==> inputs of 03-05 <==
==> flow/design.v <==
`timescale 1ns / 1ps
 module PWM(
    input clk,
	 input rst,
	 input  wire   [2:0] ctr,
	 output reg 	pwm_left_out,				 
	 output reg    pwm_right_out,           
	 output reg [3:0] ctr_dir_out       
    );
	 reg  [19:0]  countleft; 
	 reg  [19:0]  countright; 
	 reg [19:0]left;
	 reg [19:0]right;
	 always@(posedge clk)
	 if(rst)
		begin
		left<=20'h0;
		right<=20'h0;
		ctr_dir_out<=4'b0000;
		end
	 else
	 casex(ctr)
		3'b000:                   
			begin
			left<=20'h24a;
			right<=20'h24a;
			ctr_dir_out<=4'b0101;
			end
		3'b110:                      
			begin
			left<=20'h24a;
			right<=20'h75;
			ctr_dir_out<=4'b0101;
			end
		3'b111:                      
			begin
			left<=20'h24a;
			right<=20'h111;
			ctr_dir_out<=4'b0101; 
			end
		3'b101:                      
			begin
			left<=20'h75;
			right<=20'h24a;
			ctr_dir_out<=4'b0101;
			end
		3'b100:                      
			begin
			left<=20'h111;
			right<=20'h24a;
			ctr_dir_out<=4'b0101;
			end
		3'b011:                      
			begin
			left<=20'h298;
			right<=20'h298;
			ctr_dir_out<=4'b1010;
			end
		3'b010:                      
			begin
			left<=20'h298;
			right<=20'h298;
			ctr_dir_out<=4'b0101;
			end
		3'b001:                      
			begin
			left<=20'h187;
			right<=20'h187;
			ctr_dir_out<=4'b0000;
			end
		endcase
	always@(posedge clk)
		if(rst)
			begin
			countleft=20'b0;
			pwm_left_out=0;
			end
		else
		begin
			countleft=countleft+1;
			if(countleft<=left)
				begin
				pwm_left_out=1;
				end
			else begin
			pwm_left_out=0;
			end
			if(countleft>=20'h30d)
			begin
			countleft=0;
			end
		end
	always@(posedge clk)
		if(rst)
			begin
			countright=20'b0;
			pwm_right_out=0;
			end
		else
		begin
			countright=countright+1;
			if(countright<=right)
				begin
				pwm_right_out=1;
				end
			else begin
			pwm_right_out=0;
			end
			if(countright>=20'h30d)
			begin
			countright=0;
			end
		end
endmodule
`timescale 1ns / 1ps
module HongWai(
	 input clk,
	 input rst,
    output reg [2:0]ctr,
	 input wire [1:0]hwsignal,
	 output reg [1:0]leds_hw
    );
	 always@(posedge clk)                  
    begin
	 if(rst)
		leds_hw<=2'b00;
	 else
	 leds_hw<=hwsignal;
	 end
	 always@(posedge clk)
		if(rst)
			ctr<=3'b000;
		else
		casex(hwsignal)
		2'b00:
			begin
			ctr<=3'b000;
			end
		2'b10:
			begin
			ctr<=3'b101;       
			end
		2'b01:
			begin
			ctr<=3'b110;
			end
		2'b11:
			begin
			ctr<=3'b000;
			end
		endcase
endmodule
`timescale 1ns / 1ps
module ChaoShengBo(
	 input clk,
	 input rst,
	 output reg [2:0]ctr,
	 output reg En_o,
	 output reg En_negedge_o,
	 output reg Trig,
	 input wire Echo,
	 input wire [1:0]hwsignal,
	output reg En_tag
    );
	 reg [23:0]count;           
	 reg [23:0]timecount;       
	 reg [23:0]keep_obstacle_time;
	 reg [23:0]keep_no_obstacle_time;     
	 reg En;                     
	 reg [31:0]turnleft_count;      
	 reg [1:0]temp;
	 reg [1:0]Echo_temp;
	 reg En_negedge;
	 reg tag;
	 reg [31:0]tag_count;      
	 reg [31:0]count_total; 
	 reg count_tag;
	 always@(posedge clk)
	 if(rst)
	 begin
	 count=24'b0;
	 Trig=1'b0;
	 end
	 else
	 begin
	 count=count+1;
	 if(count>=24'h1312d)       
		begin
		Trig=1'b1;
		end
	if(count==24'h13136)           
		begin
		Trig=1'b0;
		count=24'b0;
		end
	 end
	 always@(posedge clk)
	 if(rst)
		begin
		timecount=24'b0;
		keep_obstacle_time<=24'b0;
		En=0;
		keep_no_obstacle_time=24'b0;
		turnleft_count=32'b0;
		temp<=2'b0;
		Echo_temp<=2'b0;
		En_negedge=0;
		ctr<=3'b000;
		En_tag=0;
		tag=0;
		tag_count=0;
		count_total=0;
		count_tag=0;
		En_o<=0;
		En_negedge_o<=0;
		end
	 else
	 begin
	 keep_obstacle_time<=timecount;
	 if(Echo)
		begin
		timecount=timecount+1;
		end
	  Echo_temp[0]<=Echo;
	  Echo_temp[1]<=Echo_temp[0]; 
	  if((Echo_temp==2'b10)&&(keep_obstacle_time>=24'h1e84))
	  begin
	  timecount=24'b0;
	  En=0;
	  end
	  if((keep_obstacle_time<=24'h6b7)&&(keep_obstacle_time>=24'h4e)&&(Echo_temp==2'b10))
		begin
		timecount=24'b0;
		En=1;
		ctr<=3'b111;
		end
	 temp[0]<=En;
	 temp[1]<=temp[0];
	 if(temp==2'b10)
	 begin
	 En_negedge=1;
	 tag=1;
	 count_tag=1;
	 end
	 if(count_tag==1)
	 begin
	 count_total=count_total+1;
	 end
	 if(En_negedge&(turnleft_count<=32'h1443fd)&(turnleft_count>32'h8583b))
	 begin
	 turnleft_count=turnleft_count+1;
	  ctr<=3'b100;
	 end
	 if(En_negedge&(turnleft_count<=32'h8583b))
	 begin
	 turnleft_count=turnleft_count+1;
	  ctr<=3'b000;
	 end
	  if(En_negedge&(turnleft_count<=32'h1a39de)&(turnleft_count>32'h1443fd))
	 begin
	 turnleft_count=turnleft_count+1;
	  ctr<=3'b111;
	 end
	 if(turnleft_count>=32'h1a39de)
	 begin
	 En_negedge=0;
	 turnleft_count=32'b0;
	 end
	 if(tag==1&((hwsignal==2'b10)|(hwsignal==2'b00)))
	 begin
	 En_tag=1;
	 tag_count=tag_count+1;
	 ctr<=3'b110;
	 end
	 if(tag_count>=32'h5f5e1)
	 begin
	 En_tag=0;
	 tag_count=0;
	 tag=0;
	 count_total=0;
	 count_tag=0;
	 end
	 if(count_total>=32'h5f5e10)
	 begin
	 En_tag=0;
	 tag_count=0;
	 tag=0;
	 count_total=0;
	 count_tag=0;
	 end
	 En_o<=En;
	 En_negedge_o<=En_negedge;
	 end
endmodule
`timescale 1ns / 1ps
module Bluetooth(
    input clk,
	 input rst,
	 input Rx,
	 output Tx,
	 output reg [7:0] seg_data,
	 output [7:0] seg_slect,
	 output reg bl_En,
	 output reg [2:0] bl_ctr
    );
	 reg EnRead;
	 reg [19:0]fp;
	 reg [16:0]seg_fp;
	 reg seg_fp_clk;
	 reg [7:0]data;
	 reg [7:0]seg_data_r;
	 reg bl_En_r;
	 reg [2:0]bl_ctr_r;
	 assign seg_slect=8'hfe;
	 assign Tx=1'b0;
	 always@(posedge clk)
	 if(rst)
	 begin
	 EnRead=0;
	 fp=20'h0;
	 data=8'hfe;
	 seg_fp=17'h0;
	 seg_fp_clk=0;
	 seg_data_r=8'h0;
	 bl_En_r=0;
	 bl_ctr_r=3'b001;
	 seg_data<=8'h0;
	 bl_En<=0;
	 bl_ctr<=3'b001;
	 end
	 else
	 begin
		if(Rx==0)
			begin
				EnRead=1;
			end
		if(EnRead)
			begin
				fp=fp+1;
			end
		case(fp)
		20'h7a:
			begin
				data[0]=Rx;
			end
		20'hcb:
			begin
				data[1]=Rx;
			end
		20'h11d:
			begin
				data[2]=Rx;
			end
		20'h16e:
			begin
				data[3]=Rx;
			end
		20'h1c0:
			begin
				data[4]=Rx;
			end
		20'h211:
			begin
				data[5]=Rx;
			end	
		20'h262:
			begin
				data[6]=Rx;
			end
		20'h2b4:
			begin
				data[7]=Rx;
			end
		20'h305:               
			begin
				EnRead=0;
				fp=20'h0;
			end
		endcase
	 seg_fp=seg_fp+1;
	 if(seg_fp==17'h1fff)
		begin
		seg_fp_clk=0;
		end
		if(seg_fp==17'h3d09)
		begin
		if(seg_fp_clk==0)
		case(data)
	  8'h0:
		begin
		seg_data_r=8'b11000000;
		bl_ctr_r=3'b010;                  
		end
	  8'h1:
		begin
		seg_data_r=8'b11111001;
		bl_ctr_r=3'b111;                  
		end
	  8'h2:
		begin
		seg_data_r=8'b10100100;
		bl_ctr_r=3'b011;                  
		end
	  8'h3:
		begin
		seg_data_r=8'b10110000;
		bl_ctr_r=3'b100;                  
		end
	  8'h4:
		begin
		seg_data_r=8'b10011001;
		bl_ctr_r=3'b001;                 
		end
	  8'h5:
		begin
		seg_data_r=8'b10010010;
		bl_En_r=1;                       
		end
	  8'h6:
		begin
		seg_data_r=8'b10000010;
		bl_En_r=0;                        
		end
	  8'h7:
		begin
		seg_data_r=8'b00000111;
		end
	  8'h8:
		begin
		seg_data_r=8'b01111111;
		end
	  8'h9:
		begin
		seg_data_r=8'b01101111;
		end
	 8'hff:
		begin
		seg_data_r=8'b01110110;
		end
	 8'hfe:
		begin
		seg_data_r=8'b10001100;
		end
	  endcase
		seg_fp_clk=1;
		end
	 seg_data<=seg_data_r;
	 bl_En<=bl_En_r;
	 bl_ctr<=bl_ctr_r;
	 end
endmodule
`timescale 1ns / 1ps
module Top(
	input  clk,
	input  rst,
	output pwm_left_out,
	output pwm_right_out,
	output [3:0] ctr_dir_out,
	output [2:0] led,
	input  [1:0]hwsignal,
	output [1:0]leds_hw,
	output wire [2:0] led_pwm_ctr,
	output Trig,
	input Echo,
	output En_tag,
	output csb_En_negedge,
	input Rx,
	output Tx,
	output [7:0] data,
	output [7:0] seg_slect
    );
	wire [2:0]hw_ctr;
	wire [2:0]ctr;
	wire [2:0]bl_ctr;
	wire csb_En;                    
	wire bl_En;
	wire [2:0]csb_ctr;
	wire [2:0]middctr;
	PWM pwm(.clk(clk),
				.rst(rst),
				.ctr(ctr),
				.pwm_left_out(pwm_left_out),
				.pwm_right_out(pwm_right_out),
				.ctr_dir_out(ctr_dir_out));
	HongWai hw(.clk(clk),
					.rst(rst),
					.ctr(hw_ctr),
					.hwsignal(hwsignal),
					.leds_hw(leds_hw));
	ChaoShengBo csb(.clk(clk),
					.rst(rst),
					.ctr(csb_ctr),
					.En_o(csb_En),
					.En_negedge_o(csb_En_negedge),
					.Trig(Trig),
					.Echo(Echo),
					.hwsignal(hwsignal),
					.En_tag(En_tag)
					);
	Bluetooth bt(.clk(clk),
					.rst(rst),
					.Rx(Rx),
					.Tx(Tx),
					.seg_data(data),
					.seg_slect(seg_slect),
					.bl_ctr(bl_ctr),
					.bl_En(bl_En));
		assign middctr=(csb_En|csb_En_negedge)?csb_ctr:hw_ctr;
		assign ctr=bl_En?bl_ctr:middctr;
		assign led_pwm_ctr=csb_ctr;
		assign led=ctr;
endmodule
==> flow/run.sh <==
#!/bin/bash
# the make line also repeats each setting of config.mk as NAME=value (left out here)
make -C /OpenROAD-flow-scripts/flow DESIGN_CONFIG=/design/flow/config.mk WORK_HOME=/design/flow/orfs CLKGATE_MAP_FILE= finish
==> flow/config.mk <==
export PLATFORM = sky130hd
export DESIGN_NAME = Top
export DESIGN_NICKNAME = Top
export VERILOG_FILES = /design/flow/design.v
export SDC_FILE = /design/flow/constraint.sdc
export NUM_CORES = 4
export LEC_CHECK = 0
export ABC_AREA = 1
export CAP_MARGIN = 15
export CELL_PAD_IN_SITES_GLOBAL_PLACEMENT = 0
export CORE_MARGIN = 2
export CORE_UTILIZATION = 72
export CTS_CLUSTER_DIAMETER = 222
export GPL_TIMING_DRIVEN = 1
export PLACE_DENSITY_LB_ADDON = 0.02
export SETUP_SLACK_MARGIN = 1.59
export SLEW_MARGIN = 20
==> flow/constraint.sdc <==
create_clock -name core_clock -period 5.43 [get_ports {clk}]
set_input_delay 1.0860 -clock core_clock [delete_from_list [all_inputs] [get_ports {clk}]]
set_output_delay 1.0860 -clock core_clock [all_outputs]
set_load 0.01 [all_outputs]
==> 03-27 (differences from 03-05) <==
Settings changed: ABC_AREA 1 to default, CAP_MARGIN 15 to 20, CELL_PAD_IN_SITES_GLOBAL_PLACEMENT 0 to default, CORE_ASPECT_RATIO from default to 0.97, CORE_UTILIZATION 72 to 40, CTS_CLUSTER_DIAMETER 222 to default, GPL_TIMING_DRIVEN 1 to default, PLACE_DENSITY from default to 0.6, PLACE_DENSITY_LB_ADDON 0.02 to default, SETUP_SLACK_MARGIN 1.59 to 2.63.
==> flow/constraint.sdc (replaced) <==
create_clock -name core_clock -period 10.0 [get_ports {clk}]
set_input_delay 2.0000 -clock core_clock [delete_from_list [all_inputs] [get_ports {clk}]]
set_output_delay 2.0000 -clock core_clock [all_outputs]
set_load 0.01 [all_outputs]
==> comparison table <==
| item | 03-27 | 03-05 |
|---|---|---|
| Run status | timing/DRC/antenna clean | did not finish |
| Failing step | - | 5_1_grt |
| Total placed cells including tap cells | 2,539 | 2,767 |
| Total placed instance area | 17,100 um^2 | 17,800 um^2 |
| Cts repair resizes | 14 | 226 |
| Area enclosed by the die boundary | 42,300 um^2 | 24,400 um^2 |
| Proportion of synthesized area in mux cells | 2.02% | 0.0600% |
| Yosys stat cell total | 2,009 | 2,407 |
| Weighted congestion reported at the end of routability-driven placement | 0.929 | 1.01 |
| XOR/XNOR Area Share | 11.1% | 9.39% |
| Floorplan core area | 40,000 um^2 | 22,700 um^2 |
| Yosys-reported design area after synthesis | 16,300 um^2 | 16,700 um^2 |
| Adder and majority cell fraction of the synthesized area | 3.54% | 3.45% |
| Max-area cell share | 37.4% | 36.5% |
| Die height | 203 um | 156 um |
| Cell area after synthesis | 16,300 um^2 | 16,700 um^2 |
| Setup Buffers After CTS | 3 | 94 |
